==> design/flow/config.mk <==
export PLATFORM = sky130hd
export DESIGN_NAME = Cfu
export DESIGN_NICKNAME = Cfu
export VERILOG_FILES = /design/flow/design.v
export SDC_FILE = /design/flow/constraint.sdc
export NUM_CORES = 4
export LEC_CHECK = 0
export CAP_MARGIN = 20
export CORE_MARGIN = 2
export CORE_UTILIZATION = 57
export SETUP_SLACK_MARGIN = 0.68
export SLEW_MARGIN = 20
export TNS_END_PERCENT = 5
==> design/flow/constraint.sdc <==
create_clock -name core_clock -period 12.1 [get_ports {clk}]
set_input_delay 2.4200 -clock core_clock [delete_from_list [all_inputs] [get_ports {clk}]]
set_output_delay 2.4200 -clock core_clock [all_outputs]
set_load 0.01 [all_outputs]
==> design/flow/design.v <==
module PE (
	in_a,
	in_b,
	out_c
);
input	[15:0] in_a;  
input	[15:0] in_b;  
output	[9:0] out_c;
wire    [7:0] psum_l0[3:0];  
wire    [8:0] psum_l1[1:0];
assign psum_l0[0] = in_a[ 3: 0] * in_b[ 3: 0];   
assign psum_l0[1] = in_a[ 7: 4] * in_b[ 7: 4];
assign psum_l0[2] = in_a[11: 8] * in_b[11: 8];
assign psum_l0[3] = in_a[15:12] * in_b[15:12];
assign psum_l1[0] = psum_l0[0] + psum_l0[1];     
assign psum_l1[1] = psum_l0[2] + psum_l0[3];
assign out_c = psum_l1[0] + psum_l1[1];          
endmodule
module Bitblade (
	mode,
	in_a,
	in_b,
    out_c
);
input	mode;
input   [63:0] in_a;
input   [63:0] in_b;
output  [17:0] out_c;
wire    [15:0] pe_in_a[3:0];
wire    [15:0] pe_in_b[3:0];
wire    [ 9:0] pe_out_c[3:0];
wire	[31:0] aw, ax, ay, az;
wire	[31:0] bw, bx, by, bz;
assign aw = {in_a[60+4-1:60], in_a[52+4-1:52], in_a[44+4-1:44], in_a[36+4-1:36]};
assign ax = {in_a[56+4-1:56], in_a[48+4-1:48], in_a[40+4-1:40], in_a[32+4-1:32]};
assign ay = {in_a[28+4-1:28], in_a[20+4-1:20], in_a[12+4-1:12], in_a[ 4+4-1: 4]};
assign az = {in_a[24+4-1:24], in_a[16+4-1:16], in_a[ 8+4-1: 8], in_a[ 0+4-1: 0]};
assign bw = {in_b[60+4-1:60], in_b[52+4-1:52], in_b[44+4-1:44], in_b[36+4-1:36]};
assign bx = {in_b[56+4-1:56], in_b[48+4-1:48], in_b[40+4-1:40], in_b[32+4-1:32]};
assign by = {in_b[28+4-1:28], in_b[20+4-1:20], in_b[12+4-1:12], in_b[ 4+4-1: 4]};
assign bz = {in_b[24+4-1:24], in_b[16+4-1:16], in_b[ 8+4-1: 8], in_b[ 0+4-1: 0]};
assign pe_in_a[0] = (mode) ? aw : ay;
assign pe_in_a[1] = (mode) ? ax : az;
assign pe_in_a[2] = ay;
assign pe_in_a[3] = az;
assign pe_in_b[0] = (mode) ? bw : by;
assign pe_in_b[1] = (mode) ? bx : by;
assign pe_in_b[2] = (mode) ? by : bz;
assign pe_in_b[3] = bz;
PE pe0( .in_a(pe_in_a[0]), .in_b(pe_in_b[0]), .out_c(pe_out_c[0]));
PE pe1( .in_a(pe_in_a[1]), .in_b(pe_in_b[1]), .out_c(pe_out_c[1]));
PE pe2( .in_a(pe_in_a[2]), .in_b(pe_in_b[2]), .out_c(pe_out_c[2]));
PE pe3( .in_a(pe_in_a[3]), .in_b(pe_in_b[3]), .out_c(pe_out_c[3]));
assign out_c = (pe_out_c[0] << (mode ? 0 : 8)) + (pe_out_c[1] << (mode ? 0 : 4)) + (pe_out_c[2] << (mode ? 0 : 4)) + (pe_out_c[3] << (mode ? 0 : 0));
endmodule
module Cfu (
  input               cmd_valid,
  output              cmd_ready,
  input      [9:0]    cmd_payload_function_id,
  input      [31:0]   cmd_payload_inputs_0,
  input      [31:0]   cmd_payload_inputs_1,
  output reg          rsp_valid,
  input               rsp_ready,
  output reg [31:0]   rsp_payload_outputs_0,
  input               reset,
  input               clk
);
wire  [2:0] opcode;
wire  is_setting_mode, is_resetting_acc, is_accumlating, is_loading_upper;
reg         mode;  
reg   [31:0] upper_bitblade_in_a;
reg   [31:0] upper_bitblade_in_b;
wire  [63:0] bitblade_in_a;
wire  [63:0] bitblade_in_b;
wire  [31:0] bitblade_out_c;
assign opcode = cmd_payload_function_id[2:0];
assign is_setting_mode =  (cmd_valid) && (opcode == 0);
assign is_resetting_acc = (cmd_valid) && (opcode == 1);
assign is_loading_upper = (cmd_valid) && (opcode == 2);
assign is_accumlating =   (cmd_valid) && (opcode == 3);
always @(posedge clk) begin
  if (reset)
    mode <= 0;  
  else if (is_setting_mode)
    mode <= cmd_payload_function_id[3];
end
assign cmd_ready = ~rsp_valid;
always @(posedge clk) begin
  if (reset)          rsp_valid <= 1'b0;
  else if (rsp_valid) rsp_valid <= ~rsp_ready;   
  else if (cmd_valid) rsp_valid <= 1'b1;         
end
always @(posedge clk) begin
  if (reset)
    rsp_payload_outputs_0 <= 32'b0;
  else if (is_resetting_acc)
    rsp_payload_outputs_0 <= 32'b0;
  else if (is_accumlating)
    rsp_payload_outputs_0 <= rsp_payload_outputs_0 + bitblade_out_c;
end
always @(posedge clk) begin
  if (reset)                  upper_bitblade_in_a <= 0;
  else if (is_loading_upper)  upper_bitblade_in_a <= cmd_payload_inputs_0;
end
always @(posedge clk) begin
  if (reset)                  upper_bitblade_in_b <= 0;
  else if (is_loading_upper)  upper_bitblade_in_b <= cmd_payload_inputs_1;
end
assign bitblade_in_a = {upper_bitblade_in_a, cmd_payload_inputs_0};
assign bitblade_in_b = {upper_bitblade_in_b, cmd_payload_inputs_1};
Bitblade bitblade(
  .mode(mode),
  .in_a(bitblade_in_a),
  .in_b(bitblade_in_b),
  .out_c(bitblade_out_c)
);
endmodule
==> design/flow/run.sh <==
#!/bin/bash
# the make line also repeats each setting of config.mk as NAME=value (left out here)
make -C /OpenROAD-flow-scripts/flow DESIGN_CONFIG=/design/flow/config.mk WORK_HOME=/design/flow/orfs CLKGATE_MAP_FILE= finish
==> out/qor.yml, run 1 <==
timing.critical_path.required_ns: 12.40
cts_made_buffers: 9
criticalPathCategory: "in2reg"
synth-edff-count: 0
min_period_ns: 13.22
grt_pass1_wl_mm: 77.8
input_output_buffers: 105
cpPeakStageDelay_ns: 0.57
die-area_um2: 29500
post_synth_most_frequent_cells: "sky130_fd_sc_hd__inv_1 (305), sky130_fd_sc_hd__nand2_1 (227), sky130_fd_sc_hd__fa_1 (223)"
layout_fillers: 2159
yosys.cell_types.count: 63
worst_skew_pair.late_latency_ns: 0.38
floorplan.die.height_um: 172
grt_setup_unrepaired: "true"
initialDrtViolationCount: 1195
place_hpwl_mm: 39.9
crit_path_end: "rsp_payload_outputs_0[26]"
avgViaCountPerCell: 5.71
worst-endpoint-arrival_ns: 13.52
fin_skew_ns: 0.0129
synth.cellmix.compoundShare_pct: 16.4
setup_violations: 22
holdBufCountCts: 0
fa_ha_area_share_pct: 43.9
hold_viol: 0
ant_nets: 0
r2r.worst_path.cells: 43
worst_setup_start_kind: "primary input"
post_synth_instance_area_um2: 16000
route.vias.total: 14400
wl_per_cell_um: 19.2
outcome: "finished with violations"
final_net_count: 2643
hp-class: "reg2reg"
path_depth: 41
deepest_clock_path_buffer_count: 2
pins_over_slew_limit: 0
fin_hold_ws_ns: 0.487
syn-num-nets: 2316
r2r_end: "rsp_payload_outputs_0[26]"
number_of_global_route_vias_before_repair: 14600
ioPinCount: 112
clockRootBuffer: "sky130_fd_sc_hd__clkbuf_16"
yosys_cells: 1809
yosysSeqAreaShare_pct: 12.2
postSynthCellCount: 1809
path_clk_slew_ns: 0.08
fp-utilization_pct: 57.9
grt_overflow_total: 0
cts-htree-levels: 3
fp.coreArea_um2: 27700
ys_sh_mux_pct: 1.49
final.period_utilization_pct: 109
synth.most_common_cell: "sky130_fd_sc_hd__inv_1"
holdPathEnd: "rsp_payload_outputs_0[0]"
critical_path.max_fanout: 6
worstSetupEndpointType: "flop"
post_synthesis_share_of_cell_area_spent_on_xor_and_xnor_gates_pct: 2.29
top_cells_by_area: "sky130_fd_sc_hd__fa_1 (28%), sky130_fd_sc_hd__ha_1 (16%), sky130_fd_sc_hd__dfxtp_1 (12%)"
setup.reg_to_reg.worst_slack_ns: 0.40
yosys-dominant-comb-family: "adder cells"
postSynth.asyncResetShare_pct: 0
flow.area_growth_from_synthesis_pct: 27.1
flops_latches_synth: 98
synth.top_cell.area_share_pct: 27.8
hold_depth: 2
worst_path_cell_with_the_longest_stage_delay: "sky130_fd_sc_hd__fa_1"
setup_ws_ns: -1.12
postLayoutCoreUtil_pct: 73.6
warnings_from_yosys: 4
min-delay-start: "rsp_payload_outputs_0[0]"
grt_max_degree: 108
tritoncts: "done"
path_buffers: 7
synth_area_leader_cell: "sky130_fd_sc_hd__fa_1"
ys_sh_simple_pct: 14.8
antennaDiodeCount: 0
synth_chip_area_um2: 16000
check-failures: "setup timing"
remaining_drc_errors: 0
cpLargestDelayFamily: "adder cells"
routed_wl_mm: 48.4
crit_path_start: "cmd_payload_inputs_1[6]"
post_synth.cell_area_avg_um2: 8.86
stage_log_warning_count: 44
floorplan.rows: 61
floorplan.die.width_um: 172
antenna_found_initial: 0
gp_routability_congestion: 0.925
slew-limit-headroom_pct: 42.3
fmaxAchievable_mhz: 75.7
worstMarginPinSlew_ns: 0.866
reg2reg_from: "mode"
cap_violations: 0
drt-pass1-iter-count: 5
cts_num_sinks: 98
path_common_cell: "sky130_fd_sc_hd__fa_1"
combined_global_route_utilization_of_all_metal_layers_pct: 34.3
yosys_most_used_dff: "sky130_fd_sc_hd__dfxtp_1"
[cell type report]
cell class | instances | area (µm²) | area share (%)
repair buffers | 389 | 3230 | 15.9
inverters | 305 | 1140 | 5.62
multi-input cells | 1333 | 13300 | 65.2
clock buffers | 10 | 229 | 1.12
clock inverters | 6 | 50.0 | 0.246
well taps | 378 | 473 | 2.32
flip-flops and latches | 98 | 1970 | 9.64
[routing by layer]
metal  vias up  track usage, %  part of all wire, %
met1      7026            45.8                   42
met4         0            13.9                  4.5
met5         -               0                    0
li1       6722               -                    -
met2       543            56.4                   47
met3        92            4.67                  6.8
[stage by stage]
step	cells	cell area, µm²	setup slack, ns	setup TNS, ns
global route	2519	20400	-1.50	-28.73
CTS	2514	20200	-1.11	-19.43
finish	2519	20400	-1.12	-19.75
detailed placement	2486	19600	-1.88	-35.33
global placement	2486	19600	-1.80	-33.61
floorplan	1809	16400	-0.398	-3.69
[repair_timing]
item / in CTS / in global routing
gates resized: 58 / 33
pin swaps: 61 / 29
endpoints found under the hold margin: 0 / 0
cloned: 1 / 0
setup endpoints to repair: 27 / 28
setup buffers: 11 / 5
==> inputs of run 2 (changes only) <==
Settings changed: CORE_UTILIZATION 57 to 72, CTS_CLUSTER_SIZE from default to 45, GPL_ROUTABILITY_DRIVEN from default to 1, MAX_ROUTING_LAYER from default to met5, MIN_ROUTING_LAYER from default to met1, PLACE_DENSITY_LB_ADDON from default to 0.25, SETUP_SLACK_MARGIN 0.68 to -1.11, SLEW_MARGIN 20 to 40.
==> run 2 against run 1 <==
Against the previous run:
- the run now fails in global routing
- synthesized cell count did not move
- die size fell by 20%
- synthesized area did not move
==> out/qor.yml, run 2 <==
fp.coreArea_um2: 21800  # -21%
floorplan.die.width_um: 153  # -11%
floorplan.die.height_um: 153  # -11%
clockRootBuffer: "sky130_fd_sc_hd__clkbuf_16"
postSynth.asyncResetShare_pct: 0  # unchanged
outcome: "did not finish"
syn-num-nets: 2316  # unchanged
synth.top_cell.area_share_pct: 27.8  # unchanged
ioPinCount: 112  # unchanged
fa_ha_area_share_pct: 43.9  # unchanged
yosys.cell_types.count: 63  # unchanged
dpl_cell_area_um2: 19100  # -2.6%
yosys_most_used_dff: "sky130_fd_sc_hd__dfxtp_1"
ys_sh_simple_pct: 14.8  # unchanged
top_cells_by_area: "sky130_fd_sc_hd__fa_1 (28%), sky130_fd_sc_hd__ha_1 (16%), sky130_fd_sc_hd__dfxtp_1 (12%)"
cts_made_buffers: 9  # unchanged
yosysSeqAreaShare_pct: 12.2  # unchanged
deepest_clock_path_buffer_count: 2  # unchanged
flow.first_error: "[ERROR GRT-0232] Routing congestion too high. Check the congestion heatmap in the GUI."
post_synth.cell_area_avg_um2: 8.86  # unchanged
yosys_cells: 1809  # unchanged
place_hpwl_mm: 41.8  # +4.9%
fp-utilization_pct: 73.5  # +16 points
grt_overflow_total: 24
die-area_um2: 23500  # -20%
synth.cellmix.compoundShare_pct: 16.4  # unchanged
floorplan.rows: 54  # -11%
gp_routability_congestion: 1.02  # +11%
cts_num_sinks: 98  # unchanged
input_output_buffers: 105  # unchanged
postSynthCellCount: 1809  # unchanged
synth_chip_area_um2: 16000  # unchanged
place_worst_setup_slack_ns: -2.15  # -0.274 ns
warnings_from_yosys: 4  # unchanged
synth.most_common_cell: "sky130_fd_sc_hd__inv_1"
post_synth_most_frequent_cells: "sky130_fd_sc_hd__inv_1 (305), sky130_fd_sc_hd__nand2_1 (227), sky130_fd_sc_hd__fa_1 (223)"
cts-htree-levels: 3  # unchanged
post_synthesis_share_of_cell_area_spent_on_xor_and_xnor_gates_pct: 2.29  # unchanged
post_synth_instance_area_um2: 16000  # unchanged
synth_area_leader_cell: "sky130_fd_sc_hd__fa_1"
ys_sh_mux_pct: 1.49  # unchanged
haltStage: "global routing"
combined_global_route_utilization_of_all_metal_layers_pct: 68.8
synth-edff-count: 0  # unchanged
flops_latches_synth: 98  # unchanged
yosys-dominant-comb-family: "adder cells"
[run 2: layer usage]
layer  overflow  track usage, %
met2         17            88.7
met5          0            7.04
met1          0            66.8
met3          0            52.8
met4          7            70.2
[run 2: what timing repair did]
item	CTS
gates resized	64
hold buffers	0
pin swaps	17
setup buffers	11
setup endpoints to repair	20
[run 2: per-stage QoR]
step	hold WS [ns]	cells
2_1_floorplan	0.474	1809
3_3_place_gp	0.464	2372
3_5_place_dp	0.477	2372
4_1_cts	0.493	2397
==> inputs of run 3 (changes only) <==
Settings changed: ABC_AREA from default to 1, CAP_MARGIN 20 to 30, CELL_PAD_IN_SITES_GLOBAL_PLACEMENT from default to 0, CORE_UTILIZATION 72 to 56, CTS_CLUSTER_SIZE 45 to default, GPL_ROUTABILITY_DRIVEN 1 to default, GPL_TIMING_DRIVEN from default to 1, MAX_ROUTING_LAYER met5 to met4, MIN_ROUTING_LAYER met1 to default, PLACE_DENSITY_LB_ADDON 0.25 to default, SETUP_SLACK_MARGIN -1.11 to default, SLEW_MARGIN 40 to 20, TNS_END_PERCENT 5 to 20.
Clock period 12.1 ns to 13.5 ns, I/O delays scaled along.
==> run 3 against run 2 <==
Against the previous run:
- the run now finishes clean
- synthesized area is 3.7% higher
- die size up 32%
- synthesized cell count up 28%
==> out/qor.yml, run 3 <==
outcome: "complete, no violations"
ys_sh_mux_pct: 0.722  # -0.77 points
ys_sh_simple_pct: 23.6  # +8.9 points
cpPeakStageDelay_ns: 0.60
top_cells_by_area: "sky130_fd_sc_hd__fa_1 (27%), sky130_fd_sc_hd__nand2_1 (16%), sky130_fd_sc_hd__ha_1 (15%)"
routed_wl_mm: 47.3
floorplan.die.width_um: 176  # +15%
min-delay-start: "upper_bitblade_in_b[31]"
setup_violations: 0
cap_violations: 0
combined_global_route_utilization_of_all_metal_layers_pct: 32.7
fin_skew_ns: 0.0100
hold_viol: 0
fp-utilization_pct: 56.4  # -17 points
path_common_cell: "sky130_fd_sc_hd__fa_1"
cts_num_sinks: 98  # unchanged
yosys-dominant-comb-family: "adder cells"
dpl_cell_area_um2: 18900  # -1.1%
avgViaCountPerCell: 5.11
holdPathEnd: "upper_bitblade_in_b[31]"
layout_fillers: 2721
cpLargestDelayFamily: "adder cells"
mi_logic_area_um2: 12500
ant_nets: 0
syn-num-nets: 2816  # +22%
fp.coreArea_um2: 29500  # +35%
gp_routability_congestion: 0.957  # -6.5%
ioPinCount: 112  # unchanged
postSynth.asyncResetShare_pct: 0  # unchanged
hold_depth: 2
fmaxAchievable_mhz: 76.7
min_period_ns: 13.04
flops_latches_synth: 98  # unchanged
synth.top_cell.area_share_pct: 26.8  # -1.0 points
stage_log_warning_count: 39
cts-htree-levels: 3  # unchanged
critical_path.max_fanout: 5
r2r.worst_path.cells: 44
post_synth.cell_area_avg_um2: 7.20  # -19%
floorplan.die.height_um: 176  # +15%
die-area_um2: 31100  # +32%
grt_max_degree: 81
synth.most_common_cell: "sky130_fd_sc_hd__nand2_1"
worstSetupEndpointType: "flop"
antennaDiodeCount: 0
post_synth_most_frequent_cells: "sky130_fd_sc_hd__nand2_1 (695), sky130_fd_sc_hd__inv_1 (538), sky130_fd_sc_hd__fa_1 (223)"
place_hpwl_mm: 40.4  # -3.5%
final_net_count: 3012
number_of_global_route_vias_before_repair: 14900
fin_hold_ws_ns: 0.463
worstMarginPinSlew_ns: 0.936
warnings_from_yosys: 4  # unchanged
grt_overflow_total: 0
initialDrtViolationCount: 992
remaining_drc_errors: 0
route.vias.total: 14800
antenna_found_initial: 0
setup.reg_to_reg.worst_slack_ns: 2.03
flop_area_um2: 1970
input_output_buffers: 105  # unchanged
fa_ha_area_share_pct: 42.3  # -1.6 points
hp-class: "reg2reg"
worst-endpoint-arrival_ns: 13.34
clockRootBuffer: "sky130_fd_sc_hd__clkbuf_16"
synth_area_leader_cell: "sky130_fd_sc_hd__fa_1"
flow.area_growth_from_synthesis_pct: 16.0
yosysSeqAreaShare_pct: 11.8  # -0.44 points
drt-pass1-iter-count: 5
synth.cellmix.compoundShare_pct: 6.07  # -10 points
yosys_most_used_dff: "sky130_fd_sc_hd__dfxtp_1"
worst_path_cell_with_the_longest_stage_delay: "sky130_fd_sc_hd__fa_2"
r2r_end: "rsp_payload_outputs_0[22]"
wl_per_cell_um: 16.3
postSynthCellCount: 2309  # +28%
cts_made_buffers: 9  # unchanged
path_clk_slew_ns: 0.08
pins_over_slew_limit: 0
postLayoutCoreUtil_pct: 65.5
yosys.cell_types.count: 42  # -33%
reg2reg_from: "mode"
path_depth: 41
worst_setup_start_kind: "primary input"
grt_pass1_wl_mm: 76.7
post_synthesis_share_of_cell_area_spent_on_xor_and_xnor_gates_pct: 1.84  # -0.45 points
floorplan.rows: 63  # +17%
worst_skew_pair.late_latency_ns: 0.37
path_buffers: 4
synth_chip_area_um2: 16600  # +3.7%
criticalPathCategory: "in2reg"
crit_path_start: "cmd_payload_inputs_1[5]"
crit_path_end: "rsp_payload_outputs_0[22]"
final.period_utilization_pct: 96.6
tritoncts: "done"
slew-limit-headroom_pct: 37.6
timing.critical_path.required_ns: 13.79
deepest_clock_path_buffer_count: 2  # unchanged
design_area_um2: 19300
synth-edff-count: 0  # unchanged
post_synth_instance_area_um2: 16600  # +3.7%
yosys_cells: 2309  # +28%
-- run 3: layout make-up --
class	count	area share, %
inverter	545	10.6
sequential	98	10.2
multi-input combinational	1618	64.8
tap	390	2.53
clock inverter	5	0.207
timing repair buffer	233	10.4
clock buffer	11	1.26
-- run 3: timing repair --
action / in CTS / in global routing
endpoints found under the setup margin: 0 / 23
resized: 0 / 24
buffers inserted: 0 / 4
hold buffers: 0 / 0
-- run 3: per-stage QoR --
step / setup WS, ns / setup TNS (ns) / std cells
global route: -0.0206 / -0.0333 / 2900
detailed placement: -0.222 / -2.69 / 2880
floorplan: 1.39 / 0 / 2309
finish: 0.456 / 0 / 2900
global placement: -0.0991 / -0.592 / 2880
CTS: 0.107 / 0 / 2896
-- run 3: per-layer routing --
metal	wire, µm	GRT usage (%)	up-vias	share of wire (%)
li1	-	-	7278	-
met1	21800	44.9	7073	46
met2	21800	51.2	396	46
met3	2130	3.14	82	4.5
met4	1640	10.7	0	3.5
met5	0	-	-	0
==> inputs of run 4 (changes only) <==
Settings changed: CAP_MARGIN 30 to 20, CELL_PAD_IN_SITES_GLOBAL_PLACEMENT 0 to default, CORE_UTILIZATION 56 to 72, CTS_CLUSTER_DIAMETER from default to 236, CTS_CLUSTER_SIZE from default to 15, GPL_TIMING_DRIVEN 1 to default, HOLD_SLACK_MARGIN from default to -0.09, MAX_ROUTING_LAYER met4 to default, PLACE_DENSITY from default to 0.37, TNS_END_PERCENT 20 to 5.
Clock period 13.5 ns to 11.4 ns, I/O delays scaled along.
==> run 4 against run 3 <==
Against the previous run:
- the flow now stops in global routing
- synthesized cell count did not move
- die size fell by 22%
- synthesized area did not move
==> out/qor.yml, run 4 <==
outcome: "did not finish"
haltStage: "global routing"
flow.first_error: "[ERROR GRT-0116] Global routing finished with congestion. Check the congestion regions in the DRC Viewer."
postSynth.asyncResetShare_pct: 0  # unchanged
syn-num-nets: 2816  # unchanged
synth.most_common_cell: "sky130_fd_sc_hd__nand2_1"
holdBufCountCts: 0  # unchanged
synth.top_cell.area_share_pct: 26.8  # unchanged
deepest_clock_path_buffer_count: 2  # unchanged
cts_made_buffers: 9  # unchanged
post_synth_most_frequent_cells: "sky130_fd_sc_hd__nand2_1 (695), sky130_fd_sc_hd__inv_1 (538), sky130_fd_sc_hd__fa_1 (223)"
yosysSeqAreaShare_pct: 11.8  # unchanged
floorplan.die.width_um: 156  # -12%
fp-utilization_pct: 73.5  # +17 points
place_hpwl_mm: 45.8  # +13%
input_output_buffers: 105  # unchanged
postSynthCellCount: 2309  # unchanged
clockRootBuffer: "sky130_fd_sc_hd__clkbuf_16"
combined_global_route_utilization_of_all_metal_layers_pct: 75.8
place_worst_setup_slack_ns: -1.76  # -1.54 ns
fp.coreArea_um2: 22600  # -23%
yosys.cell_types.count: 42  # unchanged
fa_ha_area_share_pct: 42.3  # unchanged
ys_sh_simple_pct: 23.6  # unchanged
post_synth_instance_area_um2: 16600  # unchanged
yosys_most_used_dff: "sky130_fd_sc_hd__dfxtp_1"
flops_latches_synth: 98  # unchanged
post_synthesis_share_of_cell_area_spent_on_xor_and_xnor_gates_pct: 1.84  # unchanged
synth-edff-count: 0  # unchanged
ys_sh_mux_pct: 0.722  # unchanged
grt_overflow_total: 17
placed_cells: 2937  # +2.0%
post_synth.cell_area_avg_um2: 7.20  # unchanged
synth_chip_area_um2: 16600  # unchanged
floorplan.rows: 55  # -13%
warnings_from_yosys: 4  # unchanged
top_cells_by_area: "sky130_fd_sc_hd__fa_1 (27%), sky130_fd_sc_hd__nand2_1 (16%), sky130_fd_sc_hd__ha_1 (15%)"
yosys_cells: 2309  # unchanged
ioPinCount: 112  # unchanged
cts-htree-levels: 3  # unchanged
floorplan.die.height_um: 156  # -12%
cts_num_sinks: 98  # unchanged
synth.cellmix.compoundShare_pct: 6.07  # unchanged
gp_routability_congestion: 0.991  # +3.6%
die-area_um2: 24300  # -22%
synth_area_leader_cell: "sky130_fd_sc_hd__fa_1"
yosys-dominant-comb-family: "adder cells"
[run 4: stage by stage]
step                      setup TNS, ns  instance area (µm²)
after floorplan                       0                16800
after global placement           -32.61                20100
after detailed placement         -43.29                20100
after CTS                         -7.63                21300
[run 4: timing repair]
item                                    CTS
endpoints found under the setup margin   29
pin swaps                               143
buffers inserted                         25
endpoints found under the hold margin     0
resized                                 357
[run 4: metal layers]
layer,overflow,track usage [%]
met5,0,34.0
met4,10,75.5
met3,0,60.2
met2,7,93.0
met1,0,75.0
==> inputs of run 5 (changes only) <==
Settings changed: ABC_AREA 1 to default, CORE_UTILIZATION 72 to 71, CTS_CLUSTER_DIAMETER 236 to default, CTS_CLUSTER_SIZE 15 to default, HOLD_SLACK_MARGIN -0.09 to default, PLACE_DENSITY 0.37 to default, PLACE_DENSITY_LB_ADDON from default to 0.24, TNS_END_PERCENT 5 to default.
Clock period 11.4 ns to 13.4 ns, I/O delays scaled along.
==> run 5 against run 4 <==
Against the previous run:
- the run again fails in global routing
- synthesized cell count shrank 22%
- synthesized area shrank 3.6%
- die size shrank 2.2%
==> out/qor.yml, run 5 <==
place_hpwl_mm: 39.3  # -14%
combined_global_route_utilization_of_all_metal_layers_pct: 73.2
yosys_cells: 1809  # -22%
floorplan.die.height_um: 154  # -1.1%
die-area_um2: 23800  # -2.2%
deepest_clock_path_buffer_count: 2  # unchanged
floorplan.die.width_um: 154  # -1.1%
fa_ha_area_share_pct: 43.9  # +1.6 points
ys_sh_simple_pct: 14.8  # -8.9 points
yosys.cell_types.count: 63  # +50%
ys_sh_mux_pct: 1.49  # +0.77 points
place_worst_setup_slack_ns: -1.29  # +0.465 ns
yosys-dominant-comb-family: "adder cells"
postSynthCellCount: 1809  # -22%
gp_routability_congestion: 0.946  # -4.5%
synth.top_cell.area_share_pct: 27.8  # +1.0 points
cts_num_sinks: 98  # unchanged
post_synth_most_frequent_cells: "sky130_fd_sc_hd__inv_1 (305), sky130_fd_sc_hd__nand2_1 (227), sky130_fd_sc_hd__fa_1 (223)"
cts-htree-levels: 3  # unchanged
flow.first_error: "[ERROR GRT-0232] Routing congestion too high. Check the congestion heatmap in the GUI."
cts_made_buffers: 9  # unchanged
post_synthesis_share_of_cell_area_spent_on_xor_and_xnor_gates_pct: 2.29  # +0.45 points
flops_latches_synth: 98  # unchanged
synth-edff-count: 0  # unchanged
synth.most_common_cell: "sky130_fd_sc_hd__inv_1"
synth_area_leader_cell: "sky130_fd_sc_hd__fa_1"
floorplan.rows: 54  # -1.8%
fp-utilization_pct: 72.8  # -0.67 points
haltStage: "global routing"
synth_chip_area_um2: 16000  # -3.6%
grt_overflow_total: 108
post_synth.cell_area_avg_um2: 8.86  # +23%
synth.cellmix.compoundShare_pct: 16.4  # +10 points
fp.coreArea_um2: 22000  # -2.7%
input_output_buffers: 105  # unchanged
top_cells_by_area: "sky130_fd_sc_hd__fa_1 (28%), sky130_fd_sc_hd__ha_1 (16%), sky130_fd_sc_hd__dfxtp_1 (12%)"
postSynth.asyncResetShare_pct: 0  # unchanged
yosys_most_used_dff: "sky130_fd_sc_hd__dfxtp_1"
post_synth_instance_area_um2: 16000  # -3.6%
clockRootBuffer: "sky130_fd_sc_hd__clkbuf_16"
warnings_from_yosys: 4  # unchanged
syn-num-nets: 2316  # -18%
ioPinCount: 112  # unchanged
yosysSeqAreaShare_pct: 12.2  # +0.44 points
outcome: "did not finish"
run 5: per-stage QoR:
step / utilization, % / std cells / setup TNS (ns) / instance area [µm²] / hold WS, ns
4_1_cts: 89.0 / 2369 / 0 / 19600 / 0.486
2_1_floorplan: - / 1809 / 0 / 16000 / 0.474
3_5_place_dp: 85.2 / 2332 / -17.17 / 18800 / 0.473
3_3_place_gp: 85.2 / 2332 / -12.09 / 18800 / 0.463
run 5: timing repair:
item	4_1_cts
hold buffers	0
resized	161
buffers inserted	21
setup endpoints to repair	20
pin swaps	90
run 5: per-layer routing:
layer / track usage (%) / overflow
met1: 71.8 / 4
met2: 92.6 / 57
met5: 12.6 / 0
met4: 77.4 / 47
met3: 55.1 / 0
==> inputs of run 6 (changes only) <==
Settings changed: CORE_UTILIZATION 71 to 70, CTS_CLUSTER_SIZE from default to 100, PLACE_DENSITY from default to 0.38, PLACE_DENSITY_LB_ADDON 0.24 to default.
Clock period 13.4 ns to 12.3 ns, I/O delays scaled along.
==> run 6 against run 5 <==
Against the previous run:
- synthesized area unchanged
- the flow again stops in global routing
- die size is 1.4% higher
- synthesized cell count stayed put
==> out/qor.yml, run 6 <==
cts-htree-levels: 3  # unchanged
post_synthesis_share_of_cell_area_spent_on_xor_and_xnor_gates_pct: 2.29  # unchanged
synth.cellmix.compoundShare_pct: 16.4  # unchanged
postSynth.asyncResetShare_pct: 0  # unchanged
flops_latches_synth: 98  # unchanged
yosys_most_used_dff: "sky130_fd_sc_hd__dfxtp_1"
synth_chip_area_um2: 16000  # unchanged
fp.coreArea_um2: 22600  # +2.5%
floorplan.rows: 55  # +1.9%
combined_global_route_utilization_of_all_metal_layers_pct: 82.6
flow.first_error: "[ERROR GRT-0232] Routing congestion too high. Check the congestion heatmap in the GUI."
yosys_cells: 1809  # unchanged
ys_sh_simple_pct: 14.8  # unchanged
synth_area_leader_cell: "sky130_fd_sc_hd__fa_1"
fa_ha_area_share_pct: 43.9  # unchanged
synth.top_cell.area_share_pct: 27.8  # unchanged
outcome: "did not finish"
floorplan.die.height_um: 155  # +0.69%
fp-utilization_pct: 71.0  # -1.8 points
grt_overflow_total: 210
gp_routability_congestion: 1.02  # +7.5%
clockRootBuffer: "sky130_fd_sc_hd__clkbuf_16"
synth.most_common_cell: "sky130_fd_sc_hd__inv_1"
die-area_um2: 24100  # +1.4%
haltStage: "global routing"
synth-edff-count: 0  # unchanged
ys_sh_mux_pct: 1.49  # unchanged
post_synth.cell_area_avg_um2: 8.86  # unchanged
warnings_from_yosys: 4  # unchanged
syn-num-nets: 2316  # unchanged
yosys-dominant-comb-family: "adder cells"
cts_num_sinks: 98  # unchanged
yosys.cell_types.count: 63  # unchanged
top_cells_by_area: "sky130_fd_sc_hd__fa_1 (28%), sky130_fd_sc_hd__ha_1 (16%), sky130_fd_sc_hd__dfxtp_1 (12%)"
deepest_clock_path_buffer_count: 2  # unchanged
input_output_buffers: 105  # unchanged
yosysSeqAreaShare_pct: 12.2  # unchanged
post_synth_most_frequent_cells: "sky130_fd_sc_hd__inv_1 (305), sky130_fd_sc_hd__nand2_1 (227), sky130_fd_sc_hd__fa_1 (223)"
place_worst_setup_slack_ns: -1.93  # -0.633 ns
postSynthCellCount: 1809  # unchanged
place_hpwl_mm: 44.1  # +12%
cts_made_buffers: 9  # unchanged
ioPinCount: 112  # unchanged
post_synth_instance_area_um2: 16000  # unchanged
floorplan.die.width_um: 155  # +0.69%
run 6: metrics by stage:
step	cell area (µm²)	std cells	setup TNS (ns)	hold slack (ns)	utilization (%)
after detailed placement	19400	2390	-36.77	0.475	86.0
after floorplan	16400	1809	-1.40	0.474	-
after global placement	19400	2390	-29.70	0.467	86.0
after CTS	20700	2440	-7.08	0.486	91.7
run 6: repair_timing:
action / CTS
pin swaps: 139
hold buffers: 0
resized: 364
endpoints found under the setup margin: 25
buffers inserted: 37
run 6: metal layers:
metal	overflow	track usage [%]
met5	1	33.7
met4	89	85.5
met3	2	71.0
met2	116	96.6
met1	2	81.1
==> inputs of run 7 (changes only) <==
Settings changed: CORE_UTILIZATION 70 to 66, CTS_CLUSTER_DIAMETER from default to 38, CTS_CLUSTER_SIZE 100 to default, PLACE_DENSITY 0.38 to default, TNS_END_PERCENT from default to 15.
Clock period 12.3 ns to 7.47 ns, I/O delays scaled along.
==> run 7 against run 6 <==
Against the previous run:
- now fails the layout checks on setup timing
- synthesized cell count is the same
- synthesized area is the same
- die size grew 5.9%
==> out/qor.yml, run 7 <==
outcome: "finished with violations"
check-failures: "setup timing"
fmaxAchievable_mhz: 79.6
min-delay-start: "rsp_payload_outputs_0[0]"
path_depth: 43
worst_skew_pair.late_latency_ns: 0.38
stage_log_warning_count: 42
yosys-dominant-comb-family: "adder cells"
ant_nets: 0
cts-htree-levels: 3  # unchanged
postSynth.asyncResetShare_pct: 0  # unchanged
slew-limit-headroom_pct: 35.9
synth.cellmix.compoundShare_pct: 16.4  # unchanged
post_synth.cell_area_avg_um2: 8.86  # unchanged
wl_per_cell_um: 26.4
holdPathEnd: "rsp_payload_outputs_0[0]"
antenna_found_initial: 1
grt_pass1_wl_mm: 92.9
grt_max_degree: 70
combined_global_route_utilization_of_all_metal_layers_pct: 47.3
tritoncts: "done"
clockRootBuffer: "sky130_fd_sc_hd__clkbuf_16"
synth-edff-count: 0  # unchanged
worst_setup_start_kind: "primary input"
hp-class: "reg2reg"
synth_chip_area_um2: 16000  # unchanged
reg2reg_from: "mode"
postSynthCellCount: 1809  # unchanged
post_synthesis_share_of_cell_area_spent_on_xor_and_xnor_gates_pct: 2.29  # unchanged
path_buffers: 8
top_cells_by_area: "sky130_fd_sc_hd__fa_1 (28%), sky130_fd_sc_hd__ha_1 (16%), sky130_fd_sc_hd__dfxtp_1 (12%)"
input_output_buffers: 105  # unchanged
worstSetupEndpointType: "flop"
synth_area_leader_cell: "sky130_fd_sc_hd__fa_1"
r2r_end: "rsp_payload_outputs_0[28]"
synth.most_common_cell: "sky130_fd_sc_hd__inv_1"
initialDrtViolationCount: 2504
path_common_cell: "sky130_fd_sc_hd__fa_1"
number_of_global_route_vias_before_repair: 16800
path_clk_slew_ns: 0.09
pins_over_slew_limit: 0
layout.cells.non_filler: 2553
hold_depth: 2
grt_overflow_total: 0
r2r.worst_path.cells: 43
cpPeakStageDelay_ns: 0.61
floorplan.rows: 57  # +3.6%
route.vias.total: 17000
worstMarginPinSlew_ns: 0.961
fa_ha_area_share_pct: 43.9  # unchanged
yosysSeqAreaShare_pct: 12.2  # unchanged
design_area_um2: 21500
cts_num_sinks: 98  # unchanged
avgViaCountPerCell: 6.67
synth.top_cell.area_share_pct: 27.8  # unchanged
place_hpwl_mm: 44.9  # +1.9%
critical_path.max_fanout: 5
ys_sh_mux_pct: 1.49  # unchanged
floorplan.die.height_um: 160  # +2.9%
place_worst_setup_slack_ns: -5.37  # -3.44 ns
post_synth_most_frequent_cells: "sky130_fd_sc_hd__inv_1 (305), sky130_fd_sc_hd__nand2_1 (227), sky130_fd_sc_hd__fa_1 (223)"
warnings_from_yosys: 4  # unchanged
deepest_clock_path_buffer_count: 2  # unchanged
fp-utilization_pct: 66.5  # -4.5 points
drt-pass1-iter-count: 9
die-area_um2: 25600  # +5.9%
yosys_most_used_dff: "sky130_fd_sc_hd__dfxtp_1"
mi_logic_area_um2: 14000
gp_routability_congestion: 1.02  # about the same
yosys.cell_types.count: 63  # unchanged
final.period_utilization_pct: 168
placed_cells: 2498  # +4.5%
floorplan.die.width_um: 160  # +2.9%
ioPinCount: 112  # unchanged
timing.critical_path.required_ns: 7.78
post_synth_instance_area_um2: 16000  # unchanged
flop_area_um2: 1970
flops_latches_synth: 98  # unchanged
syn-num-nets: 2316  # unchanged
remaining_drc_errors: 0
cap_violations: 0
ys_sh_simple_pct: 14.8  # unchanged
dpl_cell_area_um2: 20000  # +3.0%
layout_fillers: 1101
grt_setup_unrepaired: "true"
cts_made_buffers: 9  # unchanged
fin_skew_ns: 0.0211
setup_ws_ns: -5.10
min_period_ns: 12.57
flow.area_growth_from_synthesis_pct: 34.4
setup_violations: 30
yosys_cells: 1809  # unchanged
worst-endpoint-arrival_ns: 12.88
hold_viol: 0
crit_path_start: "cmd_payload_inputs_1[8]"
holdBufCountCts: 0  # unchanged
fin_hold_ws_ns: 0.484
cpLargestDelayFamily: "adder cells"
worst_path_cell_with_the_longest_stage_delay: "sky130_fd_sc_hd__fa_2"
fp.coreArea_um2: 24100  # +6.8%
criticalPathCategory: "in2reg"
crit_path_end: "rsp_payload_outputs_0[28]"
routed_wl_mm: 67.4
setup.reg_to_reg.worst_slack_ns: -4.57
final_net_count: 2730
==> run 7: final cells by class <==
| cell class | instances | area share [%] |
|---|---|---|
| tap | 324 | 1.88 |
| inverter | 305 | 5.31 |
| multi-input combinational | 1333 | 64.8 |
| sequential | 98 | 9.12 |
| antenna | 1 | 0.0116 |
| clock buffer | 9 | 1.05 |
| clock inverter | 7 | 0.377 |
| timing repair buffer | 476 | 17.5 |
==> run 7: timing repair <==
| action | CTS | global route |
|---|---|---|
| cloned | 1 | 0 |
| setup endpoints to repair | 30 | 30 |
| setup buffers | 25 | 14 |
| resized | 300 | 85 |
| pin swaps | 151 | 71 |
==> run 7: metal layers <==
metal  GRT usage (%)  vias to the layer above  wire length (µm)
li1                -                     6902                 -
met1            58.6                     8024             22100
met2            74.7                     1543             29300
met3            12.2                      556              9020
met4            28.4                        2              6930
met5               0                        -                12
==> run 7: per-stage QoR <==
stage	util, %	setup TNS, ns
5_1_grt	89.4	-135.62
3_5_place_dp	83.0	-141.24
4_1_cts	87.8	-112.12
6_report	89.4	-130.22
3_3_place_gp	83.0	-137.09
2_1_floorplan	-	-101.45
==> inputs of run 8 (changes only) <==
Settings changed: CORE_UTILIZATION 66 to 72, CTS_CLUSTER_DIAMETER 38 to default, PLACE_DENSITY_LB_ADDON from default to 0.24, TNS_END_PERCENT 15 to default.
Clock period 7.47 ns to 13.3 ns, I/O delays scaled along.
==> run 8 against run 7 <==
Against the previous run:
- the run now fails in global routing
- die size decreased by 8.1%
- synthesized area unchanged
- synthesized cell count unchanged
==> out/qor.yml, run 8 <==
ioPinCount: 112  # unchanged
flow.first_error: "[ERROR GRT-0232] Routing congestion too high. Check the congestion heatmap in the GUI."
cts-htree-levels: 3  # unchanged
holdBufCountCts: 0  # unchanged
haltStage: "global routing"
fp.coreArea_um2: 21800  # -9.5%
synth_chip_area_um2: 16000  # unchanged
yosysSeqAreaShare_pct: 12.2  # unchanged
warnings_from_yosys: 4  # unchanged
floorplan.rows: 54  # -5.3%
combined_global_route_utilization_of_all_metal_layers_pct: 75.2
synth.cellmix.compoundShare_pct: 16.4  # unchanged
yosys-dominant-comb-family: "adder cells"
flops_latches_synth: 98  # unchanged
postSynthCellCount: 1809  # unchanged
deepest_clock_path_buffer_count: 2  # unchanged
floorplan.die.height_um: 153  # -4.2%
grt_overflow_total: 91
clockRootBuffer: "sky130_fd_sc_hd__clkbuf_16"
post_synth.cell_area_avg_um2: 8.86  # unchanged
post_synth_most_frequent_cells: "sky130_fd_sc_hd__inv_1 (305), sky130_fd_sc_hd__nand2_1 (227), sky130_fd_sc_hd__fa_1 (223)"
die-area_um2: 23500  # -8.1%
post_synth_instance_area_um2: 16000  # unchanged
placed_cells: 2346  # -6.1%
yosys_most_used_dff: "sky130_fd_sc_hd__dfxtp_1"
synth_area_leader_cell: "sky130_fd_sc_hd__fa_1"
yosys_cells: 1809  # unchanged
fp-utilization_pct: 73.5  # +7.0 points
synth.top_cell.area_share_pct: 27.8  # unchanged
fa_ha_area_share_pct: 43.9  # unchanged
floorplan.die.width_um: 153  # -4.2%
outcome: "did not finish"
synth.most_common_cell: "sky130_fd_sc_hd__inv_1"
input_output_buffers: 105  # unchanged
synth-edff-count: 0  # unchanged
postSynth.asyncResetShare_pct: 0  # unchanged
top_cells_by_area: "sky130_fd_sc_hd__fa_1 (28%), sky130_fd_sc_hd__ha_1 (16%), sky130_fd_sc_hd__dfxtp_1 (12%)"
place_hpwl_mm: 39.4  # -12%
ys_sh_mux_pct: 1.49  # unchanged
cts_num_sinks: 98  # unchanged
ys_sh_simple_pct: 14.8  # unchanged
yosys.cell_types.count: 63  # unchanged
post_synthesis_share_of_cell_area_spent_on_xor_and_xnor_gates_pct: 2.29  # unchanged
syn-num-nets: 2316  # unchanged
gp_routability_congestion: 0.979  # -3.6%
cts_made_buffers: 9  # unchanged
## run 8: through the flow
| step | util, % | cell area [µm²] | worst slack [ns] |
|---|---|---|---|
| detailed placement | 86.4 | 18900 | -1.41 |
| floorplan | - | 16000 | 0.0722 |
| CTS | 90.9 | 19800 | -0.0264 |
| global placement | 86.4 | 18900 | -1.09 |
## run 8: what timing repair did
action,4_1_cts
pin swaps,107
endpoints found under the setup margin,22
gates resized,214
buffers inserted,27
## run 8: routing by layer
metal,overflow,global-route usage (%)
met3,0,55.7
met5,0,11.8
met4,41,80.0
met1,0,74.8
met2,50,94.6
==> inputs of run 9 (changes only) <==
Settings changed: ABC_AREA from default to 1, CAP_MARGIN 20 to 15, CELL_PAD_IN_SITES_DETAIL_PLACEMENT from default to 1, CELL_PAD_IN_SITES_GLOBAL_PLACEMENT from default to 1, CORE_UTILIZATION 72 to 62, CTS_CLUSTER_SIZE from default to 46, GPL_TIMING_DRIVEN from default to 0, PLACE_DENSITY_LB_ADDON 0.24 to 0.13, SETUP_SLACK_MARGIN from default to 2.14, TNS_END_PERCENT from default to 90.
Clock period 13.3 ns to 12.5 ns, I/O delays scaled along.
==> run 9 against run 8 <==
Against the previous run:
- the flow stops in global placement
- synthesized area grew 3.7%
- synthesized cell count is 28% higher
- die size increased by 20%
==> out/qor.yml, run 9 <==
floorplan.rows: 59  # +9.3%
synth.cellmix.compoundShare_pct: 6.07  # -10 points
post_synthesis_share_of_cell_area_spent_on_xor_and_xnor_gates_pct: 1.84  # -0.45 points
synth.most_common_cell: "sky130_fd_sc_hd__nand2_1"
postSynth.asyncResetShare_pct: 0  # unchanged
yosys-dominant-comb-family: "adder cells"
fp-utilization_pct: 63.5  # -10 points
fp.coreArea_um2: 26200  # +20%
yosys_most_used_dff: "sky130_fd_sc_hd__dfxtp_1"
yosysSeqAreaShare_pct: 11.8  # -0.44 points
synth_chip_area_um2: 16600  # +3.7%
ys_sh_simple_pct: 23.6  # +8.9 points
floorplan.die.height_um: 168  # +9.5%
top_cells_by_area: "sky130_fd_sc_hd__fa_1 (27%), sky130_fd_sc_hd__nand2_1 (16%), sky130_fd_sc_hd__ha_1 (15%)"
haltStage: "global placement"
postSynthCellCount: 2309  # +28%
ys_sh_mux_pct: 0.722  # -0.77 points
flops_latches_synth: 98  # unchanged
synth_area_leader_cell: "sky130_fd_sc_hd__fa_1"
die-area_um2: 28200  # +20%
warnings_from_yosys: 4  # unchanged
post_synth.cell_area_avg_um2: 7.20  # -19%
yosys.cell_types.count: 42  # -33%
post_synth_most_frequent_cells: "sky130_fd_sc_hd__nand2_1 (695), sky130_fd_sc_hd__inv_1 (538), sky130_fd_sc_hd__fa_1 (223)"
outcome: "did not finish"
flow.first_error: "[ERROR FLW-0024] Place density exceeds 1.0 (current PLACE_DENSITY_LB_ADDON =  0.13). Please check if the value of  PLACE_DENSITY_LB_ADDON is between 0 and 0.99."
ioPinCount: 112  # unchanged
floorplan.die.width_um: 168  # +9.5%
fa_ha_area_share_pct: 42.3  # -1.6 points
syn-num-nets: 2816  # +22%
synth.top_cell.area_share_pct: 26.8  # -1.0 points
yosys_cells: 2309  # +28%
synth-edff-count: 0  # unchanged
post_synth_instance_area_um2: 16600  # +3.7%
==> inputs of run 10 (changes only) <==
Settings changed: ABC_AREA 1 to default, CAP_MARGIN 15 to 20, CELL_PAD_IN_SITES_DETAIL_PLACEMENT 1 to default, CELL_PAD_IN_SITES_GLOBAL_PLACEMENT 1 to default, CORE_UTILIZATION 62 to 72, CTS_CLUSTER_DIAMETER from default to 398, CTS_CLUSTER_SIZE 46 to 100, GPL_TIMING_DRIVEN 0 to default, PLACE_DENSITY from default to 0.38, PLACE_DENSITY_LB_ADDON 0.13 to default, TNS_END_PERCENT 90 to 10.
Clock period 12.5 ns to 7.55 ns, I/O delays scaled along.
==> run 10 against run 9 <==
Against the previous run:
- the run fails in global routing
- die size decreased by 17%
- synthesized cell count decreased by 22%
- synthesized area decreased by 3.6%
==> out/qor.yml, run 10 <==
yosys_most_used_dff: "sky130_fd_sc_hd__dfxtp_1"
fp.coreArea_um2: 21800  # -17%
yosys-dominant-comb-family: "adder cells"
grt_overflow_total: 221
synth_area_leader_cell: "sky130_fd_sc_hd__fa_1"
cts_made_buffers: 9
warnings_from_yosys: 4  # unchanged
yosysSeqAreaShare_pct: 12.2  # +0.44 points
floorplan.die.width_um: 153  # -8.7%
post_synth_most_frequent_cells: "sky130_fd_sc_hd__inv_1 (305), sky130_fd_sc_hd__nand2_1 (227), sky130_fd_sc_hd__fa_1 (223)"
ioPinCount: 112  # unchanged
fp-utilization_pct: 73.5  # +10 points
floorplan.die.height_um: 153  # -8.7%
post_synthesis_share_of_cell_area_spent_on_xor_and_xnor_gates_pct: 2.29  # +0.45 points
flow.first_error: "[ERROR GRT-0116] Global routing finished with congestion. Check the congestion regions in the DRC Viewer."
place_hpwl_mm: 47.9
input_output_buffers: 105
syn-num-nets: 2316  # -18%
postSynth.asyncResetShare_pct: 0  # unchanged
postSynthCellCount: 1809  # -22%
ys_sh_simple_pct: 14.8  # -8.9 points
holdBufCountCts: 0
synth.top_cell.area_share_pct: 27.8  # +1.0 points
post_synth.cell_area_avg_um2: 8.86  # +23%
post_synth_instance_area_um2: 16000  # -3.6%
floorplan.rows: 54  # -8.5%
synth.most_common_cell: "sky130_fd_sc_hd__inv_1"
synth.cellmix.compoundShare_pct: 16.4  # +10 points
synth-edff-count: 0  # unchanged
flops_latches_synth: 98  # unchanged
fa_ha_area_share_pct: 43.9  # +1.6 points
clockRootBuffer: "sky130_fd_sc_hd__clkbuf_16"
cts-htree-levels: 3
top_cells_by_area: "sky130_fd_sc_hd__fa_1 (28%), sky130_fd_sc_hd__ha_1 (16%), sky130_fd_sc_hd__dfxtp_1 (12%)"
combined_global_route_utilization_of_all_metal_layers_pct: 81.3
cts_num_sinks: 98
yosys.cell_types.count: 63  # +50%
haltStage: "global routing"
die-area_um2: 23500  # -17%
gp_routability_congestion: 1.13
yosys_cells: 1809  # -22%
outcome: "did not finish"
deepest_clock_path_buffer_count: 2
synth_chip_area_um2: 16000  # -3.6%
ys_sh_mux_pct: 1.49  # +0.77 points
==> run 10: stage by stage <==
| stage | cells | hold slack, ns | setup slack [ns] | cell area, µm² |
|---|---|---|---|---|
| floorplan | 1809 | 0.474 | -4.04 | 16400 |
| detailed placement | 2451 | 0.477 | -5.44 | 19900 |
| global placement | 2451 | 0.465 | -5.01 | 19900 |
| CTS | 2497 | 0.487 | -4.29 | 21100 |
==> run 10: layer usage <==
layer / GRT usage, % / GRT overflow
met5: 21.5 / 0
met4: 90.4 / 117
met3: 63.2 / 0
met2: 98.2 / 104
met1: 79.9 / 0
==> run 10: what timing repair did <==
action                                  4_1_cts
resized                                     320
endpoints found under the setup margin       31
buffers inserted                             29
cloned                                        1
pin swaps                                   117
hold endpoints to repair                      0
==> inputs of run 11 (changes only) <==
Settings changed: ABC_AREA from default to 1, CORE_ASPECT_RATIO from default to 0.5, CORE_UTILIZATION 72 to 68, CTS_CLUSTER_DIAMETER 398 to 288, CTS_CLUSTER_SIZE 100 to 99, PLACE_DENSITY 0.38 to 0.37, SETUP_SLACK_MARGIN 2.14 to -0.74.
Clock period 7.55 ns to 7.47 ns, I/O delays scaled along.
==> run 11 against run 10 <==
Against the previous run:
- now fails the layout checks on setup timing
- synthesized cell count grew 28%
- die size grew 9.9%
- synthesized area up 3.7%
==> out/qor.yml, run 11 <==
outcome: "finished with violations"
check-failures: "setup timing"
combined_global_route_utilization_of_all_metal_layers_pct: 47.0
avgViaCountPerCell: 6.36
cpPeakStageDelay_ns: 0.70
flops_latches_synth: 98  # unchanged
deepest_clock_path_buffer_count: 2  # unchanged
criticalPathCategory: "in2reg"
worst_path_cell_with_the_longest_stage_delay: "sky130_fd_sc_hd__fa_1"
final_net_count: 3236
ys_sh_mux_pct: 0.722  # -0.77 points
ant_nets: 0
gp_routability_congestion: 1.00  # -11%
initialDrtViolationCount: 3444
cts_made_buffers: 9  # unchanged
cpLargestDelayFamily: "adder cells"
final.period_utilization_pct: 166
setup.reg_to_reg.worst_slack_ns: -4.42
yosys_cells: 2309  # +28%
wl_per_cell_um: 24.3
worst_setup_start_kind: "primary input"
post_synthesis_share_of_cell_area_spent_on_xor_and_xnor_gates_pct: 1.84  # -0.45 points
fp-utilization_pct: 69.2  # -4.2 points
layout_fillers: 849
number_of_global_route_vias_before_repair: 18200
synth-edff-count: 0  # unchanged
grt_setup_unrepaired: "true"
post_synth.cell_area_avg_um2: 7.20  # -19%
cts-htree-levels: 3  # unchanged
routed_wl_mm: 74.1
ys_sh_simple_pct: 23.6  # +8.9 points
drt-pass1-iter-count: 12
route.vias.total: 19400
synth.cellmix.compoundShare_pct: 6.07  # -10 points
worst-endpoint-arrival_ns: 12.71
cap_violations: 0
min_period_ns: 12.39
floorplan.die.height_um: 115  # -25%
worst_skew_pair.late_latency_ns: 0.43
post_synth_instance_area_um2: 16600  # +3.7%
stage_log_warning_count: 43
antenna_found_initial: 4
cts_num_sinks: 98  # unchanged
grt_overflow_total: 0
postLayoutCoreUtil_pct: 93.2
slew-limit-headroom_pct: 31.2
warnings_from_yosys: 4  # unchanged
yosysSeqAreaShare_pct: 11.8  # -0.44 points
ioPinCount: 112  # unchanged
critical_path.max_fanout: 4
remaining_drc_errors: 0
post_synth_most_frequent_cells: "sky130_fd_sc_hd__nand2_1 (695), sky130_fd_sc_hd__inv_1 (538), sky130_fd_sc_hd__fa_1 (223)"
path_depth: 53
yosys_most_used_dff: "sky130_fd_sc_hd__dfxtp_1"
die-area_um2: 25800  # +9.9%
postSynthCellCount: 2309  # +28%
grt_pass1_wl_mm: 92.1
worstSetupEndpointType: "flop"
fa_ha_area_share_pct: 42.3  # -1.6 points
dpl_cell_area_um2: 20400  # +2.5%
path_clk_slew_ns: 0.08
synth_chip_area_um2: 16600  # +3.7%
fmaxAchievable_mhz: 80.7
pins_over_slew_limit: 0
crit_path_end: "rsp_payload_outputs_0[21]"
hold_depth: 2
min-delay-start: "upper_bitblade_in_b[14]"
clockRootBuffer: "sky130_fd_sc_hd__clkbuf_16"
r2r.worst_path.cells: 49
holdPathEnd: "upper_bitblade_in_b[14]"
syn-num-nets: 2816  # +22%
input_output_buffers: 105  # unchanged
yosys-dominant-comb-family: "adder cells"
fin_skew_ns: 0.0186
synth.top_cell.area_share_pct: 26.8  # -1.0 points
crit_path_start: "cmd_payload_inputs_1[7]"
path_buffers: 14
hp-class: "reg2reg"
setup_ws_ns: -4.92
fp.coreArea_um2: 24000  # +10%
postSynth.asyncResetShare_pct: 0  # unchanged
worstMarginPinSlew_ns: 1.03
floorplan.rows: 40  # -26%
tritoncts: "done"
timing.critical_path.required_ns: 7.79
floorplan.die.width_um: 225  # +47%
reg2reg_from: "mode"
r2r_end: "rsp_payload_outputs_0[21]"
design_area_um2: 22400
top_cells_by_area: "sky130_fd_sc_hd__fa_1 (27%), sky130_fd_sc_hd__nand2_1 (16%), sky130_fd_sc_hd__ha_1 (15%)"
flow.area_growth_from_synthesis_pct: 34.5
setup_violations: 30
synth_area_leader_cell: "sky130_fd_sc_hd__fa_1"
hold_viol: 0
place_hpwl_mm: 43.3  # -9.7%
synth.most_common_cell: "sky130_fd_sc_hd__nand2_1"
grt_max_degree: 68
yosys.cell_types.count: 42  # -33%
## run 11: metal layers
| metal | global-route usage [%] | wire [µm] |
|---|---|---|
| met5 | 0 | 303 |
| met3 | 15.2 | 12100 |
| met1 | 55.0 | 23700 |
| met4 | 28.2 | 8160 |
| met2 | 76.3 | 29800 |
## run 11: area by class of cell
class / instances / area [µm²] / share of cell area, %
multi-input cells: 1618 / 14000 / 62.6
repair buffers: 457 / 3660 / 16.3
inverters: 545 / 2050 / 9.16
flip-flops and latches: 98 / 1970 / 8.78
well taps: 315 / 394 / 1.76
clock buffers: 9 / 225 / 1.01
clock inverters: 7 / 71.3 / 0.319
diodes: 4 / 10.0 / 0.0447
## run 11: what timing repair did
item                                    in CTS  in global routing
endpoints found under the setup margin      30                 30
pin swaps                                  124                111
hold buffers                                 0                  0
buffers inserted                            31                 10
gates resized                              337                163
## run 11: per-stage QoR
step                      hold WS, ns  setup WS [ns]  setup TNS [ns]  std cells
after global placement          0.448          -4.35         -121.70       2997
after CTS                       0.465          -3.41          -94.47       3040
after floorplan                 0.440          -3.04          -83.20       2309
after detailed placement        0.452          -4.59         -127.09       2997
after global routing            0.484          -5.08         -135.97       3049
final                           0.464          -4.92         -131.37       3053
==> inputs of run 12 (changes only) <==
Settings changed: ABC_AREA 1 to default, CAP_MARGIN 20 to 35, CORE_ASPECT_RATIO 0.5 to default, CORE_UTILIZATION 68 to 72, CTS_CLUSTER_DIAMETER 288 to default, CTS_CLUSTER_SIZE 99 to 21, PLACE_DENSITY 0.37 to 0.4, SETUP_SLACK_MARGIN -0.74 to default, TNS_END_PERCENT 10 to default.
Clock period 7.47 ns to 11.1 ns, I/O delays scaled along.
==> run 12 against run 11 <==
Against the previous run:
- the run now fails in global routing
- die size decreased by 9.0%
- synthesized area decreased by 3.6%
- synthesized cell count decreased by 22%
==> out/qor.yml, run 12 <==
synth.most_common_cell: "sky130_fd_sc_hd__inv_1"
yosys_most_used_dff: "sky130_fd_sc_hd__dfxtp_1"
postSynthCellCount: 1809  # -22%
post_synth.cell_area_avg_um2: 8.86  # +23%
combined_global_route_utilization_of_all_metal_layers_pct: 82.4
synth_chip_area_um2: 16000  # -3.6%
fa_ha_area_share_pct: 43.9  # +1.6 points
deepest_clock_path_buffer_count: 2  # unchanged
clockRootBuffer: "sky130_fd_sc_hd__clkbuf_16"
cts-htree-levels: 3  # unchanged
cts_made_buffers: 9  # unchanged
placed_cells: 2396  # -20%
haltStage: "global routing"
die-area_um2: 23500  # -9.0%
floorplan.die.width_um: 153  # -32%
yosysSeqAreaShare_pct: 12.2  # +0.44 points
fp-utilization_pct: 73.5  # +4.2 points
top_cells_by_area: "sky130_fd_sc_hd__fa_1 (28%), sky130_fd_sc_hd__ha_1 (16%), sky130_fd_sc_hd__dfxtp_1 (12%)"
floorplan.rows: 54  # +35%
post_synth_instance_area_um2: 16000  # -3.6%
yosys-dominant-comb-family: "adder cells"
outcome: "did not finish"
post_synth_most_frequent_cells: "sky130_fd_sc_hd__inv_1 (305), sky130_fd_sc_hd__nand2_1 (227), sky130_fd_sc_hd__fa_1 (223)"
ioPinCount: 112  # unchanged
floorplan.die.height_um: 153  # +34%
post_synthesis_share_of_cell_area_spent_on_xor_and_xnor_gates_pct: 2.29  # +0.45 points
grt_overflow_total: 276
ys_sh_simple_pct: 14.8  # -8.9 points
synth-edff-count: 0  # unchanged
cts_num_sinks: 98  # unchanged
warnings_from_yosys: 4  # unchanged
fp.coreArea_um2: 21800  # -9.2%
yosys_cells: 1809  # -22%
postSynth.asyncResetShare_pct: 0  # unchanged
synth_area_leader_cell: "sky130_fd_sc_hd__fa_1"
place_hpwl_mm: 47.4  # +9.4%
synth.top_cell.area_share_pct: 27.8  # +1.0 points
synth.cellmix.compoundShare_pct: 16.4  # +10 points
yosys.cell_types.count: 63  # +50%
ys_sh_mux_pct: 1.49  # +0.77 points
input_output_buffers: 105  # unchanged
gp_routability_congestion: 1.02  # +2.3%
syn-num-nets: 2316  # -18%
flow.first_error: "[ERROR GRT-0116] Global routing finished with congestion. Check the congestion regions in the DRC Viewer."
flops_latches_synth: 98  # unchanged
[run 12: per-layer routing]
layer | overflow | track usage, %
met1 | 5 | 81.0
met2 | 142 | 97.8
met3 | 8 | 68.5
met4 | 121 | 87.3
met5 | 0 | 26.7
[run 12: through the flow]
step / hold slack [ns] / setup WS [ns] / instance area [µm²] / util (%)
after detailed placement: 0.475 / -2.58 / 19600 / 89.7
after floorplan: 0.474 / -1.19 / 16400 / -
after CTS: 0.491 / -1.54 / 21100 / 96.6
after global placement: 0.466 / -2.30 / 19600 / 89.7
[run 12: timing repair]
item                                    4_1_cts
endpoints found under the setup margin       28
gates resized                               315
pin swaps                                   126
hold buffers                                  0
gates cloned                                  1
setup buffers                                63
==> inputs of run 13 (changes only) <==
Settings changed: ABC_AREA from default to 1, CAP_MARGIN 35 to 20, CORE_UTILIZATION 72 to 58, CTS_CLUSTER_DIAMETER from default to 379, CTS_CLUSTER_SIZE 21 to default, HOLD_SLACK_MARGIN from default to -0.09, MAX_ROUTING_LAYER from default to met4, PLACE_DENSITY 0.4 to default, SETUP_SLACK_MARGIN from default to -0.27, TNS_END_PERCENT from default to 5.
Clock period 11.1 ns to 8.61 ns, I/O delays scaled along.
==> run 13 against run 12 <==
Against the previous run:
- now fails the layout checks on setup timing
- synthesized cell count up 28%
- synthesized area up 3.7%
- die size up 28%
==> out/qor.yml, run 13 <==
yosysSeqAreaShare_pct: 11.8  # -0.44 points
ioPinCount: 112  # unchanged
reg2reg_from: "mode"
die-area_um2: 30100  # +28%
pins_over_slew_limit: 0
floorplan.rows: 61  # +13%
hp-class: "reg2reg"
path_clk_slew_ns: 0.08
dr_wl_met3_mm: 3.45
fp-utilization_pct: 59.4  # -14 points
gp_routability_congestion: 0.991  # -3.2%
cts_made_buffers: 9  # unchanged
cpPeakStageDelay_ns: 0.55
holdBufCountCts: 0  # unchanged
ys_sh_simple_pct: 23.6  # +8.9 points
synth_area_leader_cell: "sky130_fd_sc_hd__fa_1"
worst_skew_pair.late_latency_ns: 0.38
grt_max_degree: 75
worst_path_cell_with_the_longest_stage_delay: "sky130_fd_sc_hd__fa_2"
design_area_um2: 21200
synth.cellmix.compoundShare_pct: 6.07  # -10 points
grt_overflow_total: 0
post_synth_instance_area_um2: 16600  # +3.7%
postLayoutCoreUtil_pct: 75.7
remaining_drc_errors: 0
critical_path.max_fanout: 4
avgViaCountPerCell: 5.15
worstSetupEndpointType: "flop"
crit_path_start: "cmd_payload_inputs_1[6]"
ys_sh_mux_pct: 0.722  # -0.77 points
cts-htree-levels: 3  # unchanged
place_hpwl_mm: 43.0  # -9.2%
routed_wl_mm: 51.0
flow.area_growth_from_synthesis_pct: 27.5
yosys-dominant-comb-family: "adder cells"
synth_chip_area_um2: 16600  # +3.7%
post_synth_most_frequent_cells: "sky130_fd_sc_hd__nand2_1 (695), sky130_fd_sc_hd__inv_1 (538), sky130_fd_sc_hd__fa_1 (223)"
initialDrtViolationCount: 1236
deepest_clock_path_buffer_count: 2  # unchanged
stage_log_warning_count: 42
worst_setup_start_kind: "primary input"
antenna_found_initial: 0
r2r.worst_path.cells: 47
number_of_global_route_vias_before_repair: 16000
fp.coreArea_um2: 28000  # +28%
timing.critical_path.required_ns: 8.91
setup_ws_ns: -2.76
cts_num_sinks: 98  # unchanged
check-failures: "setup timing"
setup.reg_to_reg.worst_slack_ns: -1.93
slew-limit-headroom_pct: 35.8
wl_met1_mm: 22.0
final_net_count: 3190
ant_nets: 0
tritoncts: "done"
postSynth.asyncResetShare_pct: 0  # unchanged
crit_path_end: "rsp_payload_outputs_0[19]"
drt-pass1-iter-count: 5
synth-edff-count: 0  # unchanged
top_cells_by_area: "sky130_fd_sc_hd__fa_1 (27%), sky130_fd_sc_hd__nand2_1 (16%), sky130_fd_sc_hd__ha_1 (15%)"
holdPathEnd: "upper_bitblade_in_b[12]"
min-delay-start: "upper_bitblade_in_b[12]"
path_common_cell: "sky130_fd_sc_hd__nand2_1"
final.period_utilization_pct: 132
path_depth: 46
synth.top_cell.area_share_pct: 26.8  # -1.0 points
flops_latches_synth: 98  # unchanged
clockRootBuffer: "sky130_fd_sc_hd__clkbuf_16"
worstMarginPinSlew_ns: 0.961
floorplan.die.height_um: 173  # +13%
floorplan.die.width_um: 173  # +13%
cap_violations: 0
combined_global_route_utilization_of_all_metal_layers_pct: 36.1
route.met2.wl_mm: 23.8
post_synthesis_share_of_cell_area_spent_on_xor_and_xnor_gates_pct: 1.84  # -0.45 points
yosys_most_used_dff: "sky130_fd_sc_hd__dfxtp_1"
fa_ha_area_share_pct: 42.3  # -1.6 points
hold_viol: 0
grt_pass1_wl_mm: 83.0
input_output_buffers: 105  # unchanged
cpLargestDelayFamily: "adder cells"
yosys.cell_types.count: 42  # -33%
fmaxAchievable_mhz: 88.0
post_synth.cell_area_avg_um2: 7.20  # -19%
route.vias.total: 15800
grt_setup_unrepaired: "true"
min_period_ns: 11.37
postSynthCellCount: 2309  # +28%
warnings_from_yosys: 4  # unchanged
worst-endpoint-arrival_ns: 11.67
path_buffers: 8
maxUsedRoutingLayer: "met4"
r2r_end: "rsp_payload_outputs_0[19]"
hold_depth: 2
dpl_cell_area_um2: 20400  # +4.2%
criticalPathCategory: "in2reg"
antennaDiodeCount: 0
fin_skew_ns: 0.0168
synth.most_common_cell: "sky130_fd_sc_hd__nand2_1"
yosys_cells: 2309  # +28%
setup_violations: 30
wl_per_cell_um: 16.6
outcome: "finished with violations"
syn-num-nets: 2816  # +22%
-- run 13: metal layers --
metal  vias up  global-route usage [%]
met5         -                       -
met1      7521                    47.4
met2       519                    57.8
met4         0                    12.1
li1       7645                       -
met3       103                    4.82
-- run 13: timing repair --
action | CTS | global route
setup endpoints to repair | 30 | 30
resized | 146 | 32
pin swaps | 76 | 29
buffers inserted | 9 | 1
-- run 13: final cells by class --
| cell class | instances | area [µm²] |
|---|---|---|
| fillers | 2184 | 6800 |
| flip-flops and latches | 98 | 1970 |
| inverters | 545 | 2050 |
| multi-input cells | 1618 | 13100 |
| well taps | 378 | 473 |
| clock inverters | 6 | 50.0 |
| clock buffers | 10 | 229 |
| repair buffers | 411 | 3350 |
-- run 13: metrics by stage --
stage / hold WS [ns] / instances / setup WS (ns) / TNS (ns)
after global routing: 0.484 / 3066 / -3.09 / -83.01
after CTS: 0.464 / 3065 / -2.67 / -71.85
final: 0.465 / 3066 / -2.76 / -73.20
after detailed placement: 0.452 / 3043 / -3.54 / -97.92
after global placement: 0.448 / 3043 / -3.41 / -94.05
after floorplan: 0.440 / 2309 / -2.13 / -55.84
